== job 536 ==
// axi_gpio_expanded
module axi_gpio_expanded
#(
    parameter C_ALL_INPUTS        = 0,             
    parameter C_ALL_OUTPUTS       = 0,             
    parameter C_GPIO_WIDTH        = 32,            
    parameter C_DOUT_DEFAULT      = 32'h00000000,  
    parameter C_TRI_DEFAULT       = 32'hFFFFFFFF,  
    parameter C_IS_DUAL           = 1,             
    parameter C_ALL_INPUTS_2      = 0,             
    parameter C_ALL_OUTPUTS_2     = 0,             
    parameter C_GPIO2_WIDTH       = 32,            
    parameter C_DOUT_DEFAULT_2    = 32'h00000000,  
    parameter C_TRI_DEFAULT_2     = 32'hFFFFFFFF,  
    parameter C_INTERRUPT_PRESENT = 1              
)
(
    input logic ACLK,     
    input logic ARESETn,  
    input  logic              [8:2] AWADDR,    
    input  logic              [2:0] AWPROT,    
    input  logic                    AWVALID,   
    output logic                    AWREADY,   
    input  logic             [31:0] WDATA,   
    input  logic              [3:0] WSTRB,   
    input  logic                    WVALID,  
    output logic                    WREADY,  
    output logic              [1:0] BRESP,   
    output logic                    BVALID,  
    input  logic                    BREADY,  
    input  logic              [8:2] ARADDR,    
    input  logic              [2:0] ARPROT,    
    input  logic                    ARVALID,   
    output logic                    ARREADY,   
    output logic             [31:0] RDATA,   
    output logic              [1:0] RRESP,   
    output logic                    RVALID,  
    input  logic                    RREADY,  
    output logic ip2intc_irpt,                    
    input  logic  [C_GPIO_WIDTH-1:0] gpio_io_i,   
    output logic  [C_GPIO_WIDTH-1:0] gpio_io_o,   
    output logic  [C_GPIO_WIDTH-1:0] gpio_io_t,   
    input  logic [C_GPIO2_WIDTH-1:0] gpio2_io_i,  
    output logic [C_GPIO2_WIDTH-1:0] gpio2_io_o,  
    output logic [C_GPIO2_WIDTH-1:0] gpio2_io_t   
);
Size in the first run: about 300 I/O pins.
Settings: LEC_CHECK=0, ABC_AREA=0, CAP_MARGIN=20, CELL_PAD_IN_SITES_GLOBAL_PLACEMENT=2, CORE_MARGIN=2, CORE_UTILIZATION=30, CTS_CLUSTER_DIAMETER=68, PLACE_DENSITY_LB_ADDON=0.22, SETUP_SLACK_MARGIN=0.39, SLEW_MARGIN=20; clock period 3.05 ns.
run.sh (not shown) runs the stock make flow with config.mk's settings and CLKGATE_MAP_FILE=.
Changes in job 8645 relative to job 536:
==> flow/config.mk <==
export PLATFORM = sky130hd
export DESIGN_NAME = axi_gpio_expanded
export DESIGN_NICKNAME = axi_gpio_expanded
export VERILOG_FILES = /design/flow/design.v
export SDC_FILE = /design/flow/constraint.sdc
export NUM_CORES = 4
export LEC_CHECK = 0
export CAP_MARGIN = 20
export CORE_MARGIN = 2
export CORE_UTILIZATION = 59
export SLEW_MARGIN = 20
==> flow/constraint.sdc <==
create_clock -name core_clock -period 3.29 [get_ports {ACLK}]
set_input_delay 0.6580 -clock core_clock [delete_from_list [all_inputs] [get_ports {ACLK}]]
set_output_delay 0.6580 -clock core_clock [all_outputs]
set_load 0.01 [all_outputs]
[summary]
Against job 536, total routed wirelength in job 8645 fell by more than 10%.
Re die span in y: job 8645 and job 536 aren't equal, and the lower value belongs to job 8645.
Compare job 8645 and job 536 | data required time at the worst endpoint lower: job 536
Summary of job 8645 over job 536: area growth from synthesis to layout now sits lower; count of clock-buffer cells in the layout now sits lower; combined global-route utilization of all metal layers now sits higher.
Relative to job 536, first-pass GRT wire length has decreased by about 9% in job 8645.
Input-level comparison between job 4989 and job 8645:
--- a/flow/config.mk
+++ b/flow/config.mk
@@ -8,4 +8,4 @@
 export CAP_MARGIN = 20
 export CORE_MARGIN = 2
-export CORE_UTILIZATION = 59
+export CORE_UTILIZATION = 11
 export SLEW_MARGIN = 20
==> flow/constraint.sdc <==
create_clock -name core_clock -period 6.61 [get_ports {ACLK}]
set_input_delay 1.3220 -clock core_clock [delete_from_list [all_inputs] [get_ports {ACLK}]]
set_output_delay 1.3220 -clock core_clock [all_outputs]
set_load 0.01 [all_outputs]
### Flow results
NOTE site row count job 8645->job 4989 increased by more than 100%
End point of the critical path = gpio.gpio2_io_t[16]: job 4989; end point of the critical path = gpio.gpio2_io_t[25]: job 8645
Job 4989 completed end to end with timing, DRC and antenna clean.
Going from job 8645 to job 4989, combinational share of power down 0.5 points; worst setup slack up 2.42 ns.

========
axi_gpio_expanded again, from the RTL that the note above started with.
==> flow/design.v (excerpt) <==
module axi_gpio_expanded
#(
    parameter C_ALL_INPUTS        = 0,             
    parameter C_ALL_OUTPUTS       = 0,             
    parameter C_GPIO_WIDTH        = 32,            
    parameter C_DOUT_DEFAULT      = 32'h00000000,  
    parameter C_TRI_DEFAULT       = 32'hFFFFFFFF,  
    parameter C_IS_DUAL           = 1,             
    parameter C_ALL_INPUTS_2      = 0,             
    parameter C_ALL_OUTPUTS_2     = 0,             
    parameter C_GPIO2_WIDTH       = 32,            
    parameter C_DOUT_DEFAULT_2    = 32'h00000000,  
    parameter C_TRI_DEFAULT_2     = 32'hFFFFFFFF,  
    parameter C_INTERRUPT_PRESENT = 1              
)
(
    input logic ACLK,     
    input logic ARESETn,  
    input  logic              [8:2] AWADDR,    
    input  logic              [2:0] AWPROT,    
    input  logic                    AWVALID,   
    output logic                    AWREADY,   
    input  logic             [31:0] WDATA,   
    input  logic              [3:0] WSTRB,   
    input  logic                    WVALID,  
    output logic                    WREADY,  
    output logic              [1:0] BRESP,   
    output logic                    BVALID,  
    input  logic                    BREADY,  
    input  logic              [8:2] ARADDR,    
    input  logic              [2:0] ARPROT,    
    input  logic                    ARVALID,   
    output logic                    ARREADY,   
    output logic             [31:0] RDATA,   
    output logic              [1:0] RRESP,   
    output logic                    RVALID,  
    input  logic                    RREADY,  
    output logic ip2intc_irpt,                    
    input  logic  [C_GPIO_WIDTH-1:0] gpio_io_i,   
    output logic  [C_GPIO_WIDTH-1:0] gpio_io_o,   
    output logic  [C_GPIO_WIDTH-1:0] gpio_io_t,   
    input  logic [C_GPIO2_WIDTH-1:0] gpio2_io_i,  
    output logic [C_GPIO2_WIDTH-1:0] gpio2_io_o,  
    output logic [C_GPIO2_WIDTH-1:0] gpio2_io_t   
);
clock: 4.06 ns
lec_check: 0
abc_area: 1
cap_margin: 20
cell_pad_in_sites_global_placement: 3
core_aspect_ratio: 0.86
core_margin: 2
core_utilization: 48
cts_cluster_diameter: 263
cts_cluster_size: 86
gpl_routability_driven: 0
gpl_timing_driven: 0
hold_slack_margin: 0.2
max_routing_layer: met4
min_routing_layer: met2
place_density_lb_addon: 0.17
setup_slack_margin: -0.26
slew_margin: 30
The first run never finished: it broke off in 3_1_place_gp_skip_io (FLW-0024).
Edit:
ABC_AREA = 0   (was 1)
CTS_CLUSTER_SIZE = 34   (was 86)
MIN_ROUTING_LAYER = met1   (was met2)
Now the flow ended with an error in 3_3_place_gp.
Die size came out lower by 6.5%.
Synthesized cell count shrinks by 24%.
Area after synthesis came out lower by 6.6%.
Edit:
ABC_AREA = not set   (was 0)
CELL_PAD_IN_SITES_GLOBAL_PLACEMENT = not set   (was 3)
CORE_ASPECT_RATIO = not set   (was 0.86)
CORE_UTILIZATION = 40   (was 48)
CTS_CLUSTER_DIAMETER = not set   (was 263)
CTS_CLUSTER_SIZE = not set   (was 34)
GPL_ROUTABILITY_DRIVEN = not set   (was 0)
GPL_TIMING_DRIVEN = not set   (was 0)
HOLD_SLACK_MARGIN = not set   (was 0.2)
MAX_ROUTING_LAYER = not set   (was met4)
MIN_ROUTING_LAYER = not set   (was met1)
PLACE_DENSITY_LB_ADDON = not set   (was 0.17)
SETUP_SLACK_MARGIN = not set   (was -0.26)
SLEW_MARGIN = 20   (was 30)
clock period = 3.04 ns   (was 4.06 ns; I/O delays follow)
=> With this change the flow finished clean; synthesized area stays the same; die area is higher by 19%; synthesized cell count is unchanged.
Edit:
CORE_UTILIZATION = 66   (was 40)
CTS_CLUSTER_SIZE = 62   (was not set)
clock period = 4.09 ns   (was 3.04 ns; I/O delays follow)
=> Sequential share of layout area goes up by 0.94 points. Setup slack gains 590 ps. Combinational power goes down by about 21%. Cell count goes down by about 8%. Power goes down by about 28%. Sequential power goes down by 25%. Global-route usage goes up by 21 points.
Edit:
CORE_UTILIZATION = 61   (was 66)
CTS_CLUSTER_SIZE = not set   (was 62)
SETUP_SLACK_MARGIN = -0.13   (was not set)
clock period = 1.69 ns   (was 4.09 ns; I/O delays follow)
=>
- With this change the flow produced a layout that fails on negative setup slack
- cell area grows by 5.2%
- worst setup slack gets worse by 1400 ps
- clock-buffer cell count grows by 5
- clock power grows to 2.5 times its value
Power and IR drop assume default switching activity.
